==> wip/amber: inputs <==
## awstm
module awstm(
        pps,
        tevt,
        evt,
        rst_n,
        clk
    );
Settings: LEC_CHECK=0, ABC_AREA=1, CAP_MARGIN=20, CORE_ASPECT_RATIO=1.06, CORE_MARGIN=2, CORE_UTILIZATION=46, CTS_CLUSTER_DIAMETER=370, CTS_CLUSTER_SIZE=98, PLACE_DENSITY_LB_ADDON=0.29, SETUP_SLACK_MARGIN=0.11, SLEW_MARGIN=20, TNS_END_PERCENT=20; clock period 6.0 ns.
run.sh (not shown) runs the stock make flow with config.mk's settings and CLKGATE_MAP_FILE=.
==> inputs of wip/xenon, as changes to wip/amber <==
==> flow/config.mk (replaced) <==
export PLATFORM = sky130hd
export DESIGN_NAME = awstm
export DESIGN_NICKNAME = awstm
export VERILOG_FILES = /design/flow/design.v
export SDC_FILE = /design/flow/constraint.sdc
export NUM_CORES = 4
export LEC_CHECK = 0
export ABC_AREA = 1
export CAP_MARGIN = 20
export CORE_MARGIN = 2
export CORE_UTILIZATION = 70
export CTS_CLUSTER_SIZE = 72
export HOLD_SLACK_MARGIN = -0.1
export SLEW_MARGIN = 20
==> flow/constraint.sdc (replaced) <==
create_clock -name core_clock -period 2.86 [get_ports {clk}]
set_input_delay 0.5720 -clock core_clock [delete_from_list [all_inputs] [get_ports {clk}]]
set_output_delay 0.5720 -clock core_clock [all_outputs]
set_load 0.01 [all_outputs]
==> inputs of wip/zinc, as changes to wip/amber <==
--- a/flow/config.mk
+++ b/flow/config.mk
@@ -8,7 +8,7 @@
 export ABC_AREA = 1
 export CAP_MARGIN = 20
-export CORE_ASPECT_RATIO = 1.06
+export CORE_ASPECT_RATIO = 0.5
 export CORE_MARGIN = 2
-export CORE_UTILIZATION = 46
+export CORE_UTILIZATION = 71
 export CTS_CLUSTER_DIAMETER = 370
 export CTS_CLUSTER_SIZE = 98
==> summary of the runs <==
- wip/xenon ran to the end with no violations. wip/zinc finished clean. wip/amber passed the timing, design-rule and antenna checks.
- The highest clock power belongs to wip/xenon, the lowest to wip/amber.
- Against wip/amber, the hold slack of wip/zinc is better by 1.8 ps.
- In combinational power, wip/amber and wip/zinc hardly differ.
- The lowest power belongs to wip/amber, the highest to wip/xenon.
- Final area, highest first: wip/xenon, wip/amber, wip/zinc.
==> figures <==
item	wip/xenon	wip/amber	wip/zinc
Power attributed to sequential cells	0.00308 W	0.00149 W	0.00150 W
Status	timing/DRC/antenna clean	timing/DRC/antenna clean	timing/DRC/antenna clean
Power dissipated in combinational cells	0.00795 W	0.00353 W	0.00355 W
Share of final layout cell area taken by non-clock buffers	7.04%	4.17%	4.16%
Startpoint of the most critical hold path	-	r_pps_lock$_DFFE_PN0P_	r_pps_lock$_DFFE_PN0P_
Net switching component of the power	0.00659 W	0.00297 W	0.00295 W
Leakage power	8.85 nW	8.53 nW	8.53 nW
P&R area growth vs syn	12.7%	10.2%	9.30%
Number of cells on the critical path	14	15	15
Core Density at Floorplan	71.0%	46.3%	71.8%
Placed Cells incl. Taps	2,737	2,826	2,699
Number of buffer and inverter stages on the critical path	3	4	4

* * *

==> job 8849: inputs <==
==> flow/design.v <==
`timescale 1ns / 1ps
module awstm(
        pps,
        tevt,
        evt,
        rst_n,
        clk
    );
    input pps;
    input [31:0] tevt;
    output [31:0] evt;
    input rst_n;
    input clk;
    reg r_pps, r_awspps;
    reg [26:0] r_tcyc;       
    reg [26:0] r_td;         
    reg [30:0] r_awstm;      
    reg [30:0] r_tmev_next;  
    reg [31:0] r_set_tmev;  
    reg [10:0] r_tcor;       
    reg [10:0] r_tcor_max;   
    reg r_pps_lock;          
    wire evt_pps;            
    parameter [26:0] p_cyc_per_sec  = 27'd9_999;   
    parameter [26:0] p_pps_to       = 27'd14_999;  
    parameter [30:0] p_awstm_max    = 31'd99_999;   
    assign evt = r_set_tmev;
    assign evt_pps = pps & ~r_pps;
    wire [26:0] td_abs;
    wire [25:0] tmp1_td_abs;
    wire [25:0] tmp2_td_abs;
    wire [10:0] tmp_tcor_max;
    assign td_abs = (r_td[26] ? (~r_td + 17'd1): r_td);
    genvar i;
    assign tmp1_td_abs[25] = td_abs[25];  
    generate 
        for(i = 24; i >= 0; i=i-1) begin :g_tmp1_td_abs
            assign tmp1_td_abs[i] = td_abs[i+1] | td_abs[i];  
        end 
    endgenerate
    assign tmp2_td_abs[25] = tmp1_td_abs[25];
    generate
        for(i = 24; i >= 0; i=i-1) begin: g_tmp2_td_abs
            assign tmp2_td_abs[i] = tmp1_td_abs[i+1] ^ tmp1_td_abs[i];
        end
    endgenerate
    assign tmp_tcor_max[2:0] = 3'b000;
    generate 
        for(i = 0; i < 7; i=i+1) begin: g_tmp_tcor_max
            assign tmp_tcor_max[i+3] = tmp2_td_abs[25-i]; 
        end
    endgenerate
    assign tmp_tcor_max[10] = (tmp1_td_abs[20] & !tmp2_td_abs[20] ? 1'b0 : 1'b1); 
    always @(posedge clk or negedge rst_n) begin
        if(rst_n == 1'b0) begin
            r_pps <= 1'b0;
            r_awspps <= 1'b0;
            r_pps_lock <= 1'b0;
            r_tcyc <= 27'd0;
            r_td <= 27'd0;
            r_tcor <= 11'd0;
            r_tcor_max <= 11'd1024;
            r_awstm <= 31'd0;
            r_tmev_next <= 31'd0;
            r_set_tmev <= 32'd0;
        end else begin
            r_pps <= pps;
            r_tcyc <= r_tcyc + 1;
            r_tcor_max <= tmp_tcor_max;
            if(r_tcor >= r_tcor_max) begin
                r_tcor <= 10'd0;
            end else begin
                r_tcor <= r_tcor + 1;
            end
            if(r_tcyc == p_cyc_per_sec) begin
                r_awspps <= 1'b1;
            end else begin
                r_awspps <= 1'b0;
            end
            if(evt_pps) begin
                r_pps_lock <= 1'b1;
                r_tcyc <= 27'd0;
                r_td <= r_td + p_cyc_per_sec + ~r_tcyc + 27'd1;
            end else begin
                if(r_tcyc == p_pps_to) begin  
                    r_pps_lock <= 1'b0;
                    r_tcyc <= (p_pps_to - p_cyc_per_sec);     
                end                
            end
            if(r_awstm >= p_awstm_max) begin
                r_awstm <= 31'd0;
            end else begin
                if(r_tcor == r_tcor_max) begin
                    if(r_td[26]) begin  
                        r_awstm <= r_awstm;
                        r_td <= r_td + 27'd1;
                    end else begin  
                        r_awstm <= r_awstm + 31'd2;
                        r_td <= r_td - 27'd1;
                    end
                end else begin
                    r_awstm <= r_awstm + 31'd1;
                end
            end
            if(r_tmev_next == r_awstm || (r_tmev_next + 31'd1) == r_awstm) begin
                r_set_tmev <= {r_pps_lock, r_awstm};
                r_tmev_next <= r_tmev_next + tevt;
            end
            if(r_tmev_next > p_awstm_max) begin
                r_tmev_next <= r_tmev_next + ~p_awstm_max + 31'd1;
            end             
        end
    end
endmodule
==> flow/run.sh <==
#!/bin/bash
# the make line also repeats each setting of config.mk as NAME=value (left out here)
make -C /OpenROAD-flow-scripts/flow DESIGN_CONFIG=/design/flow/config.mk WORK_HOME=/design/flow/orfs CLKGATE_MAP_FILE= finish
==> flow/config.mk <==
export PLATFORM = sky130hd
export DESIGN_NAME = awstm
export DESIGN_NICKNAME = awstm
export VERILOG_FILES = /design/flow/design.v
export SDC_FILE = /design/flow/constraint.sdc
export NUM_CORES = 4
export LEC_CHECK = 0
export ABC_AREA = 1
export CAP_MARGIN = 20
export CORE_MARGIN = 2
export CORE_UTILIZATION = 70
export CTS_CLUSTER_SIZE = 16
export HOLD_SLACK_MARGIN = -0.1
export SETUP_SLACK_MARGIN = 0.77
export SLEW_MARGIN = 20
==> flow/constraint.sdc <==
create_clock -name core_clock -period 2.86 [get_ports {clk}]
set_input_delay 0.5720 -clock core_clock [delete_from_list [all_inputs] [get_ports {clk}]]
set_output_delay 0.5720 -clock core_clock [all_outputs]
set_load 0.01 [all_outputs]
==> job 7513 (differences from job 8849) <==
ABC_AREA = unset   (was 1)
CORE_UTILIZATION = 40   (was 70)
CTS_CLUSTER_DIAMETER = 217   (was unset)
CTS_CLUSTER_SIZE = unset   (was 16)
HOLD_SLACK_MARGIN = unset   (was -0.1)
MAX_ROUTING_LAYER = met4   (was unset)
SETUP_SLACK_MARGIN = unset   (was 0.77)
==> flow/constraint.sdc (replaced) <==
create_clock -name core_clock -period 6.0 [get_ports {clk}]
set_input_delay 1.2000 -clock core_clock [delete_from_list [all_inputs] [get_ports {clk}]]
set_output_delay 1.2000 -clock core_clock [all_outputs]
set_load 0.01 [all_outputs]
==> qor summary <==
|  | job 8849 | job 7513 |
|---|---|---|
| Outcome | stopped before the end | timing/DRC/antenna clean |
| Last stage reached | global routing | - |
| Xor/xnor cell area share of the yosys netlist | 5.79% | 11.7% |
| Inst Count DP | 2718 | 2051 |
| Share of Yosys cell area claimed by the top area cell type | 27.2% | 30.6% |
| Die Ht | 153 um | 189 um |
| Post-synthesis sequential area ratio | 27.4% | 30.8% |
| Detailed-placement wirelength estimate | 35.2 mm | 25.8 mm |
| Post-Synth AOI/OAI Area | 13.0% | 18.5% |
| Mux area share | 0% | 3.43% |
| Cell count listed in synth_stat.txt | 2376 | 1587 |
| Minimum setup slack after placement | -53.6 ps | 1390 ps |
| Placeable core region | 21800 sq um | 33700 sq um |
| Fp util | 71.0% | 40.7% |
| Placed Instance Area | 16900 sq um | 14700 sq um |
| Cell resize tally after clock tree synthesis | 354 | 0 |
| Library cell with the highest instance count after synthesis | nand2_1 | dfrtp_1 |
| Die area | 23300 sq um | 35800 sq um |
| Share of synthesized cell area in full adder, half adder and majority cells | 10.2% | 11.5% |
| Area of the mapped netlist | 15400 sq um | 13700 sq um |
| Count of mapped cells out of synthesis | 2376 | 1587 |
| Setup repair bufs after CTS | 125 | 0 |
| Final estimated routing congestion in global placement | 1.00 | 0.889 |
| Number of placement rows | 54 | 67 |
| Horizontal die dimension | 153 um | 189 um |
| Simple-gate portion of the synthesized area | 34.1% | 19.3% |
No activity file was given, so power comes from the tool's default toggle rates.
